==> try-willow: inputs <==
// top
module top(
    input logic clock, reset,
    input logic [9:0] inp,
    output logic [9:0] out
);
Settings: LEC_CHECK=0, ABC_AREA=0, CAP_MARGIN=25, CELL_PAD_IN_SITES_DETAIL_PLACEMENT=0, CELL_PAD_IN_SITES_GLOBAL_PLACEMENT=0, CORE_MARGIN=2, CORE_UTILIZATION=68, CTS_CLUSTER_DIAMETER=251, CTS_CLUSTER_SIZE=75, GPL_ROUTABILITY_DRIVEN=0, GPL_TIMING_DRIVEN=1, HOLD_SLACK_MARGIN=0.07, MIN_ROUTING_LAYER=met1, PLACE_DENSITY_LB_ADDON=0.04, SLEW_MARGIN=10, TNS_END_PERCENT=55; clock period 7.83 ns.
run.sh (not shown) runs the stock make flow with config.mk's settings and CLKGATE_MAP_FILE=.
==> inputs of try-nickel, as changes to try-willow <==
- ABC_AREA: 0 -> 1
- CAP_MARGIN: 25 -> 20
- CELL_PAD_IN_SITES_DETAIL_PLACEMENT: 0 -> not set
- CELL_PAD_IN_SITES_GLOBAL_PLACEMENT: 0 -> not set
- CORE_UTILIZATION: 68 -> 16
- CTS_CLUSTER_DIAMETER: 251 -> not set
- CTS_CLUSTER_SIZE: 75 -> not set
- GPL_ROUTABILITY_DRIVEN: 0 -> 1
- GPL_TIMING_DRIVEN: 1 -> not set
- HOLD_SLACK_MARGIN: 0.07 -> not set
- MIN_ROUTING_LAYER: met1 -> not set
- PLACE_DENSITY_LB_ADDON: 0.04 -> not set
- SLEW_MARGIN: 10 -> 20
- TNS_END_PERCENT: 55 -> 90
==> flow/constraint.sdc (replaced) <==
create_clock -name core_clock -period 7.14 [get_ports {clock}]
set_input_delay 1.4280 -clock core_clock [delete_from_list [all_inputs] [get_ports {clock}]]
set_output_delay 1.4280 -clock core_clock [all_outputs]
set_load 0.01 [all_outputs]
==> inputs of try-violet, as changes to try-willow <==
- ABC_AREA: 0 -> not set
- CAP_MARGIN: 25 -> 20
- CELL_PAD_IN_SITES_DETAIL_PLACEMENT: 0 -> not set
- CELL_PAD_IN_SITES_GLOBAL_PLACEMENT: 0 -> not set
- CORE_UTILIZATION: 68 -> 66
- CTS_CLUSTER_DIAMETER: 251 -> not set
- CTS_CLUSTER_SIZE: 75 -> not set
- GPL_ROUTABILITY_DRIVEN: 0 -> not set
- GPL_TIMING_DRIVEN: 1 -> not set
- HOLD_SLACK_MARGIN: 0.07 -> 0.29
- MIN_ROUTING_LAYER: met1 -> not set
- PLACE_DENSITY_LB_ADDON: 0.04 -> not set
- SETUP_SLACK_MARGIN: not set -> 1.53
- SLEW_MARGIN: 10 -> 20
- TNS_END_PERCENT: 55 -> 5
==> flow/constraint.sdc (replaced) <==
create_clock -name core_clock -period 5.59 [get_ports {clock}]
set_input_delay 1.1180 -clock core_clock [delete_from_list [all_inputs] [get_ports {clock}]]
set_output_delay 1.1180 -clock core_clock [all_outputs]
set_load 0.01 [all_outputs]
==> summary of the runs <==
- try-willow produced a layout that fails on negative setup slack. try-violet failed in global routing (GRT-0116). try-nickel completed, yet does not pass: negative setup slack.
- Of try-nickel and try-willow, try-nickel has the higher cell count (gap 49%, measured against try-willow).
- Hold slack: try-willow is higher than try-nickel (25 ps).
- Against try-nickel, the clock-buffer cell count of try-willow is higher by 1.
- Sequential cell count is the same in try-nickel and try-willow.
==> figures <==
quantity                                                                       try-willow                try-nickel                 try-violet
FP Core Util                                                                        68.6%                     16.2%                      67.4%
Post-DP HPWL                                                                     48400 um                  47600 um                   60800 um
Count of nets left with antenna violations after detail routing                         0                         0                          -
Netlist area before placement                                                 16500 sq um               15600 sq um                16500 sq um
Die height                                                                         160 um                    317 um                     162 um
Hold Path Depth                                                                         1                         2                          -
Tmin final                                                                        8020 ps                   7720 ps                          -
CLK BUF                                                                                 7                         6                          -
Run status                                                       finished with violations  finished with violations  aborted with a tool error
Failing step                                                                            -                         -             global routing
Layout check failures                                                negative setup slack      negative setup slack                          -


==> run a <==
top again, from the RTL that the note above started with.
clock: 7.57 ns
lec_check: 0
cap_margin: 20
core_margin: 2
core_utilization: 69
cts_cluster_size: 50
hold_slack_margin: -0.07
place_density: 0.66
slew_margin: 20
==> run b (differences from run a) <==
==> flow/config.mk (replaced) <==
export PLATFORM = sky130hd
export DESIGN_NAME = top
export DESIGN_NICKNAME = top
export VERILOG_FILES = /design/flow/design.v
export SDC_FILE = /design/flow/constraint.sdc
export NUM_CORES = 4
export LEC_CHECK = 0
export ABC_AREA = 0
export CAP_MARGIN = 15
export CELL_PAD_IN_SITES_DETAIL_PLACEMENT = 1
export CELL_PAD_IN_SITES_GLOBAL_PLACEMENT = 1
export CORE_MARGIN = 4
export CORE_UTILIZATION = 28
export CTS_CLUSTER_DIAMETER = 77
export GPL_ROUTABILITY_DRIVEN = 1
export GPL_TIMING_DRIVEN = 0
export MAX_ROUTING_LAYER = met4
export MIN_ROUTING_LAYER = met2
export PLACE_DENSITY = 0.6
export SETUP_SLACK_MARGIN = -0.01
export SLEW_MARGIN = 10
export TNS_END_PERCENT = 25
==> flow/constraint.sdc (replaced) <==
create_clock -name core_clock -period 5.99 [get_ports {clock}]
set_input_delay 1.1980 -clock core_clock [delete_from_list [all_inputs] [get_ports {clock}]]
set_output_delay 1.1980 -clock core_clock [all_outputs]
set_load 0.01 [all_outputs]
==> run c (differences from run a) <==
==> flow/config.mk (replaced) <==
export PLATFORM = sky130hd
export DESIGN_NAME = top
export DESIGN_NICKNAME = top
export VERILOG_FILES = /design/flow/design.v
export SDC_FILE = /design/flow/constraint.sdc
export NUM_CORES = 4
export LEC_CHECK = 0
export ABC_AREA = 1
export CAP_MARGIN = 15
export CELL_PAD_IN_SITES_DETAIL_PLACEMENT = 1
export CELL_PAD_IN_SITES_GLOBAL_PLACEMENT = 0
export CORE_MARGIN = 8
export CORE_UTILIZATION = 66
export CTS_CLUSTER_DIAMETER = 359
export GPL_ROUTABILITY_DRIVEN = 1
export GPL_TIMING_DRIVEN = 0
export MAX_ROUTING_LAYER = met5
export MIN_ROUTING_LAYER = met1
export PLACE_DENSITY = 0.6
export SETUP_SLACK_MARGIN = 1.65
export SLEW_MARGIN = 10
export TNS_END_PERCENT = 25
==> flow/constraint.sdc (replaced) <==
create_clock -name core_clock -period 5.99 [get_ports {clock}]
set_input_delay 1.1980 -clock core_clock [delete_from_list [all_inputs] [get_ports {clock}]]
set_output_delay 1.1980 -clock core_clock [all_outputs]
set_load 0.01 [all_outputs]
==> run d (differences from run a) <==
--- a/flow/config.mk
+++ b/flow/config.mk
@@ -7,8 +7,12 @@
 export LEC_CHECK = 0
+export ABC_AREA = 1
 export CAP_MARGIN = 20
-export CORE_MARGIN = 2
-export CORE_UTILIZATION = 69
-export CTS_CLUSTER_SIZE = 50
-export HOLD_SLACK_MARGIN = -0.07
+export CORE_ASPECT_RATIO = 0.5
+export CORE_MARGIN = 7
+export CORE_UTILIZATION = 70
+export CTS_CLUSTER_DIAMETER = 204
+export CTS_CLUSTER_SIZE = 100
 export PLACE_DENSITY = 0.66
+export SETUP_SLACK_MARGIN = -0.12
 export SLEW_MARGIN = 20
+export TNS_END_PERCENT = 10
==> flow/constraint.sdc (replaced) <==
create_clock -name core_clock -period 8.0 [get_ports {clock}]
set_input_delay 1.6000 -clock core_clock [delete_from_list [all_inputs] [get_ports {clock}]]
set_output_delay 1.6000 -clock core_clock [all_outputs]
set_load 0.01 [all_outputs]
==> ci_impl_report.md <==
## Implementation flow summary

| Metric | Value |
|---|---|
| Number of cells on the critical path | 28 |
| Top delay family on crit path | simple AND/OR/NAND/NOR gates |
| Setup ws final | -2570 ps |
| Setup violators final | 8 |
| Die width | 251 um |
| Top cells, area | ha_1 (12%), fa_1 (10%), dfrtp_1 (7.3%) |
| Status | finished with violations |
| Leading cell kind | logic gates |
| R2R cell count | 28 |
| Met3 wire len | 41800 um |
| M1 WL | 0 um |
| Pin count of the biggest net entering global routing | 40 |
| Violated Checks | setup timing |
| Seq area share | 5.61% |
| Latency at later pin | 320 ps |
| Worst Path Required | 6170 ps |
| Worst Min Path Start | in1.op[2]$_DFFE_PP0P_ |
| CTS Buf Count | 5 |
| Rows | 88 |
Source of the figures above: run b

==> ci_impl_report.md <==
## Implementation flow summary

| Metric | Value |
|---|---|
| Status | finished with violations |
| Setup ws final | -1250 ps |
| CTS Buf Count | 5 |
| M1 WL | 23100 um |
| Pin count of the biggest net entering global routing | 49 |
| Setup violators final | 8 |
| Top delay family on crit path | AND-OR/OR-AND gates |
| Number of cells on the critical path | 37 |
| Rows | 56 |
| Met3 wire len | 11200 um |
| Violated Checks | setup timing |
Source of the figures above: run a

==> ci_impl_report.md <==
## Implementation flow summary

| Metric | Value |
|---|---|
| Status | did not finish |
| Stage reached | 3_5_place_dp |
| Tool Error | [ERROR DPL-0033] detailed placement checks failed during check placement. |
| Adders+Majority by Area | 23.6% |
| Most instantiated library cell after synthesis | nand2_1 |
| Synth area leader | nand2_1 |
| Syn Inst Count | 2600 |
| Aoi share | 16.9% |
| Top cells by count | nand2_1 (790), inv_1 (407), o21ai_0 (183) |
| Die width | 170 um |
| Top cells, area | nand2_1 (19%), ha_1 (13%), fa_1 (11%) |
| Rows | 56 |
| DIE AREA | 28900 um^2 |
| IO buf count | 21 |
| Top logic family | simple AND/OR/NAND/NOR gates |
| Synth top area share | 19.0% |
| Main synth FF type | dfrtp_1 |
| Area reported by Yosys stat | 15600 um^2 |
| Mux area share | 0.0640% |
Source of the figures above: run c

==> ci_impl_report.md <==
## Implementation flow summary

| Metric | Value |
|---|---|
| Die width | 225 um |
| Syn_nets | 2855 |
| Worst hold margin | 536 ps |
| Met3 wire len | 9820 um |
| Status | finished with violations |
| Latency at later pin | 320 ps |
| Seq area share | 7.07% |
| Top cells by count | nand2_1 (790), inv_1 (407), o21ai_0 (183) |
| Slowest-stage cell, CP | fa_1 |
| Top cells, area | nand2_1 (19%), ha_1 (13%), fa_1 (11%) |
| Rows | 38 |
| Leading cell kind | logic gates |
| Top delay family on crit path | adder cells |
| Setup violators final | 8 |
| Number of cells on the critical path | 52 |
| Setup ws final | -684 ps |
| CTS Buf Count | 5 |
| CP Data Arrival Time | 8890 ps |
| Worst Min Path Start | in1.op[2]$_DFFE_PP0P_ |
| Violated Checks | setup timing |
| Worst Path Required | 8210 ps |
Source of the figures above: run d

